// labyrinth_car
module labyrinth_car
(
	input  		 clk	,
	input  		 rst	,	 
	input  		 echoR,
	input  		 echoL,
	input  		 echoM,
	output 		 trigR,	 
	output 		 trigL,
	output 		 trigM,
	output 		 Tx	,
	output [3:0] motors_PWM,
	output 		 led,
	output 		 buzzer
);
Size: about 2,500 cells after synthesis, about 20,000 um^2 of cells after synthesis.
Settings: LEC_CHECK=0, CAP_MARGIN=20, CORE_MARGIN=2, CORE_UTILIZATION=72, CTS_CLUSTER_SIZE=32, SLEW_MARGIN=20; clock period 7.77 ns.
run.sh (not shown) runs the stock make flow with config.mk's settings and CLKGATE_MAP_FILE=.
The first run completed without violations.
==> next run, changes <==
--- a/flow/config.mk
+++ b/flow/config.mk
@@ -7,0 +8 @@
+export ABC_AREA = 1
@@ -11 +12,2 @@
-export CTS_CLUSTER_SIZE = 32
+export CTS_CLUSTER_SIZE = 10
+export PLACE_DENSITY = 0.36
==> flow/constraint.sdc (replaced) <==
create_clock -name core_clock -period 3.25 [get_ports {clk}]
set_input_delay 0.6500 -clock core_clock [delete_from_list [all_inputs] [get_ports {clk}]]
set_output_delay 0.6500 -clock core_clock [all_outputs]
set_load 0.01 [all_outputs]
=> The new run finished with negative setup slack left. First-iteration DRC count came out higher by well over a third. Via count increases by about a fifth. Count of clock-buffer cells in the layout falls by 2. Sequential cell count is unchanged. Final area came out higher by a little under a tenth. Power came out higher by well over a third. Maximum frequency climbs by about a fifth. Combinational power rises to 2.9 times its value. Setup slack degrades by 3.8 ns.
==> next run, changes <==
--- a/flow/config.mk
+++ b/flow/config.mk
@@ -8 +7,0 @@
-export ABC_AREA = 1
@@ -12,2 +11,2 @@
-export CTS_CLUSTER_SIZE = 10
-export PLACE_DENSITY = 0.36
+export CTS_CLUSTER_SIZE = 25
+export SETUP_SLACK_MARGIN = 0.71
==> flow/constraint.sdc (replaced) <==
create_clock -name core_clock -period 6.74 [get_ports {clk}]
set_input_delay 1.3480 -clock core_clock [delete_from_list [all_inputs] [get_ports {clk}]]
set_output_delay 1.3480 -clock core_clock [all_outputs]
set_load 0.01 [all_outputs]
Effect:
- This time the run completed with no timing, DRC or antenna violations
- wire length decreases by about 15%
- global-route usage decreases by 5.0 points
- worst setup slack gains 2.8 ns
- critical path depth stays the same
- final area decreases by about 7%
- area after synthesis decreases by 0.70%
- sequential cell count stays the same
- via count decreases by about 14%
- non-clock buffer count decreases by 149
- synthesized cell count decreases by about 14%
- core utilization decreases by 5.2 points
==> next run, changes <==
--- a/flow/config.mk
+++ b/flow/config.mk
@@ -11,2 +10,0 @@
-export CTS_CLUSTER_SIZE = 25
-export SETUP_SLACK_MARGIN = 0.71
==> flow/constraint.sdc (replaced) <==
create_clock -name core_clock -period 8.07 [get_ports {clk}]
set_input_delay 1.6140 -clock core_clock [delete_from_list [all_inputs] [get_ports {clk}]]
set_output_delay 1.6140 -clock core_clock [all_outputs]
set_load 0.01 [all_outputs]
Outcome: The new run finished clean; count of clock-buffer cells in the layout climbs by 1; flip-flop count does not change; wire length barely changes; synthesized area is unchanged; non-clock buffer count stays the same; design area fell by 0.34%; via count stays flat; setup slack gets better by 1.4 ns.


labyrinth_car again, from the RTL that the note above started with.
export LEC_CHECK = 0
export CAP_MARGIN = 20
export CORE_MARGIN = 2
export CORE_UTILIZATION = 40
export SLEW_MARGIN = 20
create_clock -name core_clock -period 10.0 [get_ports {clk}]
Change:
Settings changed: ABC_AREA from default to 1, CAP_MARGIN 20 to 35, CELL_PAD_IN_SITES_DETAIL_PLACEMENT from default to 2, CELL_PAD_IN_SITES_GLOBAL_PLACEMENT from default to 2, CORE_ASPECT_RATIO from default to 0.6, CORE_MARGIN 2 to 7, CORE_UTILIZATION 40 to 50, GPL_ROUTABILITY_DRIVEN from default to 1, GPL_TIMING_DRIVEN from default to 1, PLACE_DENSITY_LB_ADDON from default to 0.25, SLEW_MARGIN 20 to 25.
- Now the flow did not get past global placement without I/O
- synthesized cell count came out higher by about a fifth
- die area came out lower by roughly a tenth
- area after synthesis came out higher slightly
Change:
Settings changed: CAP_MARGIN 35 to 10, CELL_PAD_IN_SITES_DETAIL_PLACEMENT 2 to default, CELL_PAD_IN_SITES_GLOBAL_PLACEMENT 2 to default, CORE_ASPECT_RATIO 0.6 to 0.79, CORE_MARGIN 7 to 10, CORE_UTILIZATION 50 to 40, GPL_ROUTABILITY_DRIVEN 1 to 0, GPL_TIMING_DRIVEN 1 to 0, MAX_ROUTING_LAYER from default to met4, PLACE_DENSITY_LB_ADDON 0.25 to default, SLEW_MARGIN 25 to 20.
Outcome: This time the run ran to the end with no violations; area after synthesis is unchanged; die size grows by a quarter to a third; synthesized cell count is unchanged.
Change:
Settings changed: CORE_UTILIZATION 40 to 49, CTS_CLUSTER_DIAMETER from default to 282, GPL_ROUTABILITY_DRIVEN 0 to 1, GPL_TIMING_DRIVEN 0 to 1, MAX_ROUTING_LAYER met4 to met5.
The changed run produced a clean layout.
Core utilization goes up by 8.9 points.
Cell area goes down by 2.2%.
Fmax grows by 4.3%.
Die area goes down by 17%.
Combinational power is lower by about 10%.
Final cell count goes down by 5.4%.
Total power drops by 4.1%.
Hold slack stays flat.
Clock power went down by about 7%.
Synthesized cell count does not change.
First-iteration DRC count decreases by 2.5%.


## run 1
labyrinth_car again, from the RTL that the note above started with.
clock: 4.46 ns
lec_check: 0
abc_area: 1
cap_margin: 20
core_aspect_ratio: 0.9
core_margin: 2
core_utilization: 72
cts_cluster_diameter: 181
gpl_routability_driven: 0
place_density_lb_addon: 0.14
setup_slack_margin: 1.27
slew_margin: 20
Run 1 -> stages 100% | layout checks FAIL | setup timing
Modified inputs, run 2 compared to run 1
# run 1
export LEC_CHECK = 0
export ABC_AREA = 1
export CAP_MARGIN = 20
export CORE_ASPECT_RATIO = 0.9
export CORE_MARGIN = 2
export CORE_UTILIZATION = 72
export CTS_CLUSTER_DIAMETER = 181
export GPL_ROUTABILITY_DRIVEN = 0
export PLACE_DENSITY_LB_ADDON = 0.14
export SETUP_SLACK_MARGIN = 1.27
export SLEW_MARGIN = 20
create_clock -name core_clock -period 4.46 [get_ports {clk}]
# run 2
export LEC_CHECK = 0
export CAP_MARGIN = 20
export CORE_MARGIN = 2
export CORE_UTILIZATION = 72
export SLEW_MARGIN = 20
create_clock -name core_clock -period 5.16 [get_ports {clk}]
## What came out
- Comparing run 2 and run 1, the one run not ending clean was run 1.
- Run 1 completed end to end; final checks failed (setup timing).
- Post-synthesis net count down 406 in run 2 wrt run 1
- Taking run 1 as the reference point, the overall fraction of global-route tracks in use of run 2 falls by 2.5 points.
- Diff run 1 -> run 2 | slack of the critical path | increase of 0.28 ns
- [compare] base=run 1 new=run 2: instance count on the critical path went up 9.5%; count of cells along the worst hold path held; count of buffering cells on the critical path with inverters included went up 3.
- Maximum clock frequency: run 2 vs run 1 down 19 MHz
#### Input delta (run 3 over run 2)
# run 2
export LEC_CHECK = 0
export CAP_MARGIN = 20
export CORE_MARGIN = 2
export CORE_UTILIZATION = 72
export SLEW_MARGIN = 20
create_clock -name core_clock -period 5.16 [get_ports {clk}]
# run 3
export LEC_CHECK = 0
export CAP_MARGIN = 20
export CORE_MARGIN = 2
export CORE_UTILIZATION = 67
export SLEW_MARGIN = 20
create_clock -name core_clock -period 6.74 [get_ports {clk}]
--- outcome ---
- Run 3: overall track demand over capacity in global routing is 2.3 points lower than what run 2 reported.
- Between run 2 and run 3, combinational power share increased.
- Going from run 2 to run 3, post-route fraction of the period consumed by the critical path shrinks by 22 points.
- Taking run 2 as the reference, in run 3 power density normalized to cell area shrank by about 27%, half-perimeter wire length after placement has decreased, internal power component dropped about 28%.
- Core utilization: run 3 lower than run 2


labyrinth_car again, from the RTL that the note above started with.
Settings: LEC_CHECK=0, ABC_AREA=1, CAP_MARGIN=20, CORE_ASPECT_RATIO=0.9, CORE_MARGIN=2, CORE_UTILIZATION=72, CTS_CLUSTER_DIAMETER=202, GPL_ROUTABILITY_DRIVEN=0, PLACE_DENSITY_LB_ADDON=0.14, SETUP_SLACK_MARGIN=0.63, SLEW_MARGIN=20; clock period 3.78 ns.
The baseline reached the layout checks and failed them: setup timing.
Change:
--- a/flow/config.mk
+++ b/flow/config.mk
@@ -9 +9 @@
-export CAP_MARGIN = 20
+export CAP_MARGIN = 0
@@ -15 +15 @@
-export PLACE_DENSITY_LB_ADDON = 0.14
+export PLACE_DENSITY = 0.37
The new run ran to the end with violations: setup timing.
Clock-buffer cell count goes up by 6.
Critical path depth went up by 2.
Core utilization grows by 0.18 points.
Via count decreases by about 1%.
Change:
--- a/flow/config.mk
+++ b/flow/config.mk
@@ -9,2 +9 @@
-export CAP_MARGIN = 0
-export CORE_ASPECT_RATIO = 0.9
+export CAP_MARGIN = 20
@@ -13,4 +12 @@
-export CTS_CLUSTER_DIAMETER = 202
-export GPL_ROUTABILITY_DRIVEN = 0
-export PLACE_DENSITY = 0.37
-export SETUP_SLACK_MARGIN = 0.63
+export CTS_CLUSTER_SIZE = 95
==> flow/constraint.sdc (replaced) <==
create_clock -name core_clock -period 3.25 [get_ports {clk}]
set_input_delay 0.6500 -clock core_clock [delete_from_list [all_inputs] [get_ports {clk}]]
set_output_delay 0.6500 -clock core_clock [all_outputs]
set_load 0.01 [all_outputs]
The new run finished but failed the layout checks on setup timing.
Area after synthesis is unchanged.
Worst setup slack loses 0.46 ns.
Utilization climbs by 1.3 points.
Cell count goes up by a few percent.


labyrinth_car again, from the RTL that the note above started with.
==> flow/config.mk <==
export PLATFORM = sky130hd
export DESIGN_NAME = labyrinth_car
export DESIGN_NICKNAME = labyrinth_car
export VERILOG_FILES = /design/flow/design.v
export SDC_FILE = /design/flow/constraint.sdc
export NUM_CORES = 4
export LEC_CHECK = 0
export ABC_AREA = 1
export CAP_MARGIN = 0
export CORE_ASPECT_RATIO = 0.85
export CORE_MARGIN = 2
export CORE_UTILIZATION = 72
export CTS_CLUSTER_DIAMETER = 143
export GPL_ROUTABILITY_DRIVEN = 0
export PLACE_DENSITY = 0.37
export SLEW_MARGIN = 20
==> flow/constraint.sdc <==
create_clock -name core_clock -period 3.79 [get_ports {clk}]
set_input_delay 0.7580 -clock core_clock [delete_from_list [all_inputs] [get_ports {clk}]]
set_output_delay 0.7580 -clock core_clock [all_outputs]
set_load 0.01 [all_outputs]
The baseline finished but fails on setup timing.
Change:
- SETUP_SLACK_MARGIN: not set -> 0.55
- clock period: 3.79 -> 4.61 ns (I/O delays scaled with it)
With this change the flow finished clean.
Power shrinks by 21%.
Worst setup slack gets better by 0.81 ns.
Sequential power shrinks by 18%.
Worst hold slack gets better by 0.018 ns.
Global-route usage shrinks by 0.99 points.
Final area shrinks by 2.6%.
Combinational power shrinks by 20%.
Maximum frequency is about the same.
Change:
- CAP_MARGIN: 0 -> 20
- CORE_ASPECT_RATIO: 0.85 -> 0.9
- CTS_CLUSTER_DIAMETER: 143 -> 181
- PLACE_DENSITY: 0.37 -> not set
- PLACE_DENSITY_LB_ADDON: not set -> 0.02
- SETUP_SLACK_MARGIN: 0.55 -> not set
- clock period: 4.61 -> 3.96 ns (I/O delays scaled with it)
Result: The changed run completed and failed the layout checks on setup timing. Setup slack degrades by 0.65 ns. Design area goes up by 1.6%. Total power goes up by 19%. Global-route usage goes up by 1.4 points. Non-clock buffer count went up by 53.
Change:
- ABC_AREA: 1 -> not set
- CORE_ASPECT_RATIO: 0.9 -> not set
- CTS_CLUSTER_DIAMETER: 181 -> not set
- GPL_ROUTABILITY_DRIVEN: 0 -> not set
- PLACE_DENSITY: not set -> 0.92
- PLACE_DENSITY_LB_ADDON: 0.02 -> not set
- clock period: 3.96 -> 8.06 ns (I/O delays scaled with it)
Effect: Now the flow completed with no timing, DRC or antenna violations; power goes down by 49%; design area goes down by 4.8%; clock power goes down by 47%.


run A:
labyrinth_car again, from the RTL that the note above started with.
clock: 3.79 ns
lec_check: 0
abc_area: 1
cap_margin: 20
core_aspect_ratio: 0.83
core_margin: 2
core_utilization: 72
cts_cluster_diameter: 143
gpl_routability_driven: 0
place_density_lb_addon: 0.28
setup_slack_margin: 0.7
slew_margin: 20
Final checks on run A, whose flow otherwise completed, came back failing, citing setup timing.
diff inputs: run A => run B
Settings: swapping 0.28 for 0.02 in PLACE_DENSITY_LB_ADDON; swapping 0.83 for 0.9 in CORE_ASPECT_RATIO; swapping 143 for 181 in CTS_CLUSTER_DIAMETER; clearing SETUP_SLACK_MARGIN, which used to be 0.7; swapping 3.79 for 3.77 in the clock period (ns, I/O delays scaled along).
Notes after the runs:
Run B had finished all stages when the layout checks came back failing, citing setup timing. As far as design area is concerned, run B and run A perform about the same. Compared to run A, run B shows a wider setup margin. Run B against run A; fmax is up by a few percent. For the via count, run B came in 192 lower than run A did. Est. power | run B vs run A | run B higher. Number of top-level design ports: run B vs run A identical. Run A has higher sequential fraction of design power than run B. Compared with run A, run B shows a critical path depth that is 2 higher.
--- input diff run B..run C ---
Settings: CTS_CLUSTER_DIAMETER removed (was 181); PLACE_DENSITY_LB_ADDON removed (was 0.02); CORE_ASPECT_RATIO removed (was 0.9); SETUP_SLACK_MARGIN newly set to 0.64; ABC_AREA removed (was 1); GPL_ROUTABILITY_DRIVEN removed (was 0); the clock period (ns, I/O delays scaled along) changed from 3.77 to 4.46.
Results
[run C] flow finished | final checks: failed | reasons: setup timing
Looking at power density over cell area, run C sits about 12% below run B.
Note that the layout net count recorded for run C amounts to 0.843 times the value seen in run B.
Going from run B to run C, synthesized netlist cell count shrank by more than 10%.
The faster design of the two is run B; run C tops out lower.
Comparing run C and run B, final design area excluding fillers is lower on run C.
From run B to run C the numbers moved as follows: first-pass GRT wire length fell 6.7%; number of cell rows picked up an extra 3; wire length shows a reduction of 7.4%; placeable core area decreased about 0.55%; detail-routed via count per cell rose 5.0%.
Relative to run C, the following input files were edited for run D:
Settings: changing CORE_UTILIZATION from 72 to 55; removing SETUP_SLACK_MARGIN (formerly 0.64); changing the clock period (ns, I/O delays scaled along) from 4.46 to 5.06.
Notes after the runs:
Looking at the reports, run D completed the entire flow and the layout it produced met the timing, design-rule and antenna checks.
The register-to-register slack in run D was higher than what run C gave.
Run D against run C: total power -800 uW; largest net degree at the start of global routing -60; depth of the worst register-to-register path -8.7%; final instance area -about 2.2%; overall global routing resource usage -7.1 points.
Compared with run C, run D shows a count of clock-buffer cells in the layout that is 33% higher.
Of the two candidates, run C has the better shortest clock period the worst path allows after layout and run D the worse one.
Run D vs. run C: area overhead of the layout relative to synthesis went down by 2.5 points.
Going from run C to run D, met1 usage in global routing shows a reduction of 7.4 points, critical path depth shows a reduction of 2.
Relative to run D, the following input files were edited for run E:
Settings: a change of CORE_UTILIZATION from 55 to 70; a change of the clock period (ns, I/O delays scaled along) from 5.06 to 5.16.
==> results <==
- Re critical path depth: no difference whatsoever between run E and run D.
- Comparing run E with run D, the post-synthesis async set-or-reset flop share came out essentially unchanged.
- The first-pass GRT wire length of run D and that of run E are within noise of each other.
- Diode insertion count for antenna repair came out exactly the same in run E and run D.


labyrinth_car again, from the RTL that the note above started with.
Settings: LEC_CHECK=0, ABC_AREA=1, CAP_MARGIN=20, CORE_MARGIN=2, CORE_UTILIZATION=72, CTS_CLUSTER_DIAMETER=143, GPL_ROUTABILITY_DRIVEN=0, SLEW_MARGIN=20; clock period 3.79 ns.
The starting point reached the layout checks and failed them: negative setup slack.
Then changed:
CTS_CLUSTER_DIAMETER = unset   (was 143)
PLACE_DENSITY_LB_ADDON = 0.11   (was unset)
clock period = 3.87 ns   (was 3.79 ns; I/O delays follow)
=> The changed run finished but failed the layout checks on negative setup slack. Design area grows slightly. Via count grows by a few percent. Power grows slightly. Core utilization grows by 0.88 points. Die area stays the same. Sequential share of layout area shrinks by 0.26 points. Global-route usage grows by 0.88 points. Register-to-register slack degrades by 130 ps. Count of clock-buffer cells in the layout grows by 6. Worst setup slack degrades by 130 ps. Hold slack improves by 13 ps.
Then changed:
ABC_AREA = unset   (was 1)
CORE_UTILIZATION = 40   (was 72)
GPL_ROUTABILITY_DRIVEN = unset   (was 0)
PLACE_DENSITY_LB_ADDON = unset   (was 0.11)
clock period = 5.06 ns   (was 3.87 ns; I/O delays follow)
What happened:
- The changed run went through all stages and came out clean
- critical path depth is lower by 2
- sequential power is lower by about 24%
- die area is higher by about 80%
- worst setup slack gains 1100 ps
- non-clock buffer count is lower by 98
- count of clock-buffer cells in the layout is lower by 3
- routed wire length is lower by 13%
Then changed:
ABC_AREA = 1   (was unset)
CORE_UTILIZATION = 62   (was 40)
PLACE_DENSITY = 0.38   (was unset)
clock period = 6.12 ns   (was 5.06 ns; I/O delays follow)
Outcome: Global-route usage came out higher by 9.7 points; clock-buffer cell count came out higher by 3; clock power came out lower by 15%.
Power figures rest on the tool's default switching activity, not on a simulated workload.
